// BallCompetition
module BallCompetition(
    input	wire clk,					 
    input   wire rstn,					 
    input	wire	[3:0]  sw_in,  	 
    input   wire  [2:0]  key_in,		 
    output	wire	[1:0]  reg_ab,  	 
    output  wire  [7:0]  led_time,	 
    output  [8:0]  seg_led_1,			 
	 output  [8:0]  seg_led_2			 
);
	localparam DelayTime = 250;   
   wire [2:0]	press_on;				 
	wire [3:0] seg_data_1;				 
	wire [3:0] seg_data_2;				 
    key_debounce	 
    #(.DELAY_TIME  (DelayTime))  
    key0
    (
		.clk(clk),		            
      .rstn(rstn),
      .key_in(key_in[0]),		
      .press_on(press_on[0])	       
    );
    key_debounce
    #(.DELAY_TIME  (DelayTime))  
    key1
    (
      .clk(clk),		           
      .rstn(rstn),
      .key_in(key_in[1]),		
      .press_on(press_on[1])	       
    );
    key_debounce
    #(.DELAY_TIME  (DelayTime))  
    key2
    (
      .clk(clk),		            
      .rstn(rstn),
      .key_in(key_in[2]),		
      .press_on(press_on[2])	      
    ); 
    Display u_Display(
      .clk(clk),  
      .rstn(rstn),
      .sw_in(sw_in),  
      .press_on(press_on),
      .reg_ab(reg_ab), 
      .led_time(led_time),
      .seg_data_1(seg_data_1),  
      .seg_data_2(seg_data_2)      
    );
    segment u_segment(
   .seg_data_1  (seg_data_1),	
	.seg_data_2  (seg_data_2),		
	.seg_led_1   (seg_led_1),		
	.seg_led_2	 (seg_led_2)
    );
endmodule
Size: about 1500 cells after synthesis, about 160 flip-flops, ~11000 um2 of cells after synthesis.
clock: 4.38 ns
lec_check: 0
abc_area: 1
cap_margin: 20
core_aspect_ratio: 1.97
core_margin: 2
core_utilization: 72
cts_cluster_diameter: 395
cts_cluster_size: 100
place_density_lb_addon: 0.04
setup_slack_margin: 1.29
slew_margin: 20
tns_end_percent: 5
run.sh (not shown) runs the stock make flow with config.mk's settings and CLKGATE_MAP_FILE=.
The baseline ended with an error in global routing on GRT-0232.
Edit:
- ABC_AREA: 1 -> unset
- CORE_ASPECT_RATIO: 1.97 -> unset
- CORE_UTILIZATION: 72 -> 40
- CTS_CLUSTER_DIAMETER: 395 -> unset
- CTS_CLUSTER_SIZE: 100 -> unset
- PLACE_DENSITY_LB_ADDON: 0.04 -> unset
- SETUP_SLACK_MARGIN: 1.29 -> unset
- TNS_END_PERCENT: 5 -> unset
- clock period: 4.38 -> 7.86 ns (I/O delays scaled with it)
The changed run passed the timing, design-rule and antenna checks.
Area after synthesis decreases by 1.7%.
Die area increases by 74%.
Synthesized cell count falls by 17%.

* * *

## JK
BallCompetition again, from the RTL that the note above started with.
Settings: LEC_CHECK=0, ABC_AREA=1, CAP_MARGIN=20, CORE_ASPECT_RATIO=1.08, CORE_MARGIN=5, CORE_UTILIZATION=69, CTS_CLUSTER_DIAMETER=294, CTS_CLUSTER_SIZE=98, MAX_ROUTING_LAYER=met5, PLACE_DENSITY_LB_ADDON=0.29, SETUP_SLACK_MARGIN=-0.39, SLEW_MARGIN=20, TNS_END_PERCENT=30; clock period 5.45 ns.
Relative to JK, the following input files were edited for MS:
- a change of CORE_MARGIN from 5 to 2
- a deleted MAX_ROUTING_LAYER that had been met5
- a change of CTS_CLUSTER_DIAMETER from 294 to 280
- an added GPL_ROUTABILITY_DRIVEN of 0
- a deleted SETUP_SLACK_MARGIN that had been -0.39
- a deleted ABC_AREA that had been 1
- a change of CORE_ASPECT_RATIO from 1.08 to 1.77
- a change of CTS_CLUSTER_SIZE from 98 to 100
- a change of the clock period (ns, I/O delays scaled along) from 5.45 to 10.0
### Flow results
Per the comparison of MS with JK, met3 layer usage reported by global route increased 8.8 points; number of tap cells added at floorplan saw a decrease. Relative to JK, MS improves routed via count. Compare JK and MS | clock power share higher: MS. Comparing post-synthesis share of cell area spent on and, or, nand and nor gates for JK and MS, the smaller number came from MS. Compared to JK, the routing of MS uses more wire.
Setup changes, MS to AL
- CORE_ASPECT_RATIO removed (was 1.77)
- PLACE_DENSITY_LB_ADDON removed (was 0.29)
- CORE_UTILIZATION changed from 69 to 40
### Flow results
AL ended up with sw_in[1] as its launching instance or port of the critical path; MS ended up with sw_in[2]. Going from MS to AL, clock share of power picked up an extra 1.1 points, chip area estimate from yosys synthesis neither gained nor lost much, design area picked up an extra 1.6%. AL ended with less global-route usage than MS. AL ended up with sky130_fd_sc_hd__nor2_1 as its master of the slowest instance on the critical path; MS ended up with sky130_fd_sc_hd__clkdlybuf4s50_1. When AL is set beside MS, its core utilization turns out to be 31 points smaller.
#### Input delta (TR over AL)
- a deleted CTS_CLUSTER_DIAMETER that had been 280
- a deleted CTS_CLUSTER_SIZE that had been 100
- an added CELL_PAD_IN_SITES_DETAIL_PLACEMENT of 1
- a change of CAP_MARGIN from 20 to 25
- a deleted GPL_ROUTABILITY_DRIVEN that had been 0
- a deleted TNS_END_PERCENT that had been 30
- a change of CORE_UTILIZATION from 40 to 24
- an added CELL_PAD_IN_SITES_GLOBAL_PLACEMENT of 3
==> comparison <==
All of TR and AL finish clean.
Worst hold slack for TR is higher than for AL.
TR vs AL — routed via count dropped about 1.3%.
Comparing TR and AL, the higher total design power was measured on TR.
Against AL, TR comes in 56% lower on met3 layer wire length in the routed design.
Delta (TR minus AL): area growth from synthesis to final layout has increased; critical path arrival down 0.05 ns; count of multi-input combinational gates has remained practically unchanged.

* * *

Setup of exp/indigo:
Starting RTL as in the previous note.
Settings: LEC_CHECK=0, ABC_AREA=1, CAP_MARGIN=40, CORE_MARGIN=2, CORE_UTILIZATION=72, CTS_CLUSTER_DIAMETER=400, CTS_CLUSTER_SIZE=97, SLEW_MARGIN=20; clock period 4.42 ns.
[flow] exp/indigo | stages: complete | final checks: fail | reason: negative setup slack
Edits applied to the flow inputs when going from exp/indigo to exp/lagoon:
# exp/indigo
export LEC_CHECK = 0
export ABC_AREA = 1
export CAP_MARGIN = 40
export CORE_MARGIN = 2
export CORE_UTILIZATION = 72
export CTS_CLUSTER_DIAMETER = 400
export CTS_CLUSTER_SIZE = 97
export SLEW_MARGIN = 20
create_clock -name core_clock -period 4.42 [get_ports {clk}]
# exp/lagoon
export LEC_CHECK = 0
export CAP_MARGIN = 20
export CORE_MARGIN = 2
export CORE_UTILIZATION = 72
export CTS_CLUSTER_DIAMETER = 103
export CTS_CLUSTER_SIZE = 36
export SLEW_MARGIN = 20
create_clock -name core_clock -period 6.7 [get_ports {clk}]
### Flow results
No stage failed in exp/lagoon, and the final checks on the layout all came back clean.
Total routed wire length on the met1 layer: exp/lagoon < exp/indigo
The class of the tightest hold or removal check comes out primary input to async pin in one run and flop to flop in the other, namely in exp/indigo and exp/lagoon respectively.
Largest power group: registers -> exp/lagoon, combinational logic -> exp/indigo
Looking at worst setup path startpoint, the sw_in[3] result is from exp/lagoon; the sw_in[1] one comes from exp/indigo.
Changes observed in exp/lagoon relative to exp/indigo: post-layout total power went down by 45%; source-to-sink clock delay at the later pin of the worst-skew pair went down by 20 ps.
In exp/lagoon, worst path setup slack after routing is higher than in exp/indigo.
Synthesis-to-finish area growth: lower on exp/lagoon
Cmp exp/indigo and exp/lagoon / met3 track demand over resource / higher: exp/indigo
Across both runs, total detailed-routing wirelength was lower for exp/lagoon than for exp/indigo.
Chip area estimate from yosys synthesis shrinks slightly when moving from exp/indigo to exp/lagoon.
Compared with exp/indigo, exp/lagoon shows power attributed to sequential cells that has gone down by more than a quarter.
Summary of exp/lagoon over exp/indigo: instance count on the critical path decreased by 18 relative to the old numbers; finished layout cell area lost about 12%.
Input-level comparison between exp/delta and exp/lagoon:
# exp/lagoon
export LEC_CHECK = 0
export CAP_MARGIN = 20
export CORE_MARGIN = 2
export CORE_UTILIZATION = 72
export CTS_CLUSTER_DIAMETER = 103
export CTS_CLUSTER_SIZE = 36
export SLEW_MARGIN = 20
create_clock -name core_clock -period 6.7 [get_ports {clk}]
# exp/delta
export LEC_CHECK = 0
export CAP_MARGIN = 20
export CORE_MARGIN = 2
export CORE_UTILIZATION = 40
export SLEW_MARGIN = 20
create_clock -name core_clock -period 10.0 [get_ports {clk}]
### Flow results
- Of exp/lagoon and exp/delta, the lower data arrival at the endpoint of the critical path belongs to exp/lagoon.
- Summary of exp/delta over exp/lagoon: wire length on met3 went down by about 36%; global-route wire length before repair went down by 2700 um.

* * *

## north
Starting RTL as in the previous note.
==> flow/config.mk <==
export PLATFORM = sky130hd
export DESIGN_NAME = BallCompetition
export DESIGN_NICKNAME = BallCompetition
export VERILOG_FILES = /design/flow/design.v
export SDC_FILE = /design/flow/constraint.sdc
export NUM_CORES = 4
export LEC_CHECK = 0
export ABC_AREA = 1
export CAP_MARGIN = 40
export CORE_MARGIN = 2
export CORE_UTILIZATION = 72
export CTS_CLUSTER_DIAMETER = 400
export PLACE_DENSITY = 0.4
export SLEW_MARGIN = 20
==> flow/constraint.sdc <==
create_clock -name core_clock -period 4.42 [get_ports {clk}]
set_input_delay 0.8840 -clock core_clock [delete_from_list [all_inputs] [get_ports {clk}]]
set_output_delay 0.8840 -clock core_clock [all_outputs]
set_load 0.01 [all_outputs]
Nothing crashed in north and all stages finished; the problem is that the final layout failed, the offending checks being negative setup slack.
Here is what was changed in the inputs of south compared with north.
==> flow/config.mk <==
export PLATFORM = sky130hd
export DESIGN_NAME = BallCompetition
export DESIGN_NICKNAME = BallCompetition
export VERILOG_FILES = /design/flow/design.v
export SDC_FILE = /design/flow/constraint.sdc
export NUM_CORES = 4
export LEC_CHECK = 0
export CAP_MARGIN = 20
export CORE_MARGIN = 2
export CORE_UTILIZATION = 40
export SLEW_MARGIN = 20
==> flow/constraint.sdc <==
create_clock -name core_clock -period 10.5 [get_ports {clk}]
set_input_delay 2.1000 -clock core_clock [delete_from_list [all_inputs] [get_ports {clk}]]
set_output_delay 2.1000 -clock core_clock [all_outputs]
set_load 0.01 [all_outputs]
==> results <==
- Nothing crashed in north and all stages finished; the problem is that the final layout failed, the offending checks being negative setup slack.
- Looking at the reports, south completed the entire flow and the layout it produced met the timing, design-rule and antenna checks.
- south vs. north: routed wire length went down by 8000 microns.
- Looking only at area overhead of the layout relative to synthesis, and setting everything else aside, the higher value of north and south goes to north.
- Delta (south minus north): half-perimeter wire length after detailed placement dropped 1.6%; final cell count down 307; cell leakage power shrank by 0.0021 uW.
- On south: total iterations of the first detailed-routing run is 2 lower than what north gave.
- On worst setup slack, north loses to south.
- Against north, south comes in 18% higher on mean instance size in the synthesized netlist.
## Diff of input files: east against south
-- flow/config.mk --
<<< south, line 9
export CORE_MARGIN = 2
export CORE_UTILIZATION = 40
export SLEW_MARGIN = 20
>>> east, line 9
export CORE_MARGIN = 2
export CORE_UTILIZATION = 62
export SLEW_MARGIN = 20
==> flow/constraint.sdc <==
create_clock -name core_clock -period 6.62 [get_ports {clk}]
set_input_delay 1.3240 -clock core_clock [delete_from_list [all_inputs] [get_ports {clk}]]
set_output_delay 1.3240 -clock core_clock [all_outputs]
set_load 0.01 [all_outputs]
Findings:
Met3 track utilization from global routing: east higher than south. [compare] base=south new=east: number of optimization iterations in the first detailed-route pass went down 1; sum of net half-perimeters after detailed placement went down about 0.9%. east: all stages complete, timing, DRC and antenna checks passed.
No activity file was given, so power comes from the tool's default toggle rates.
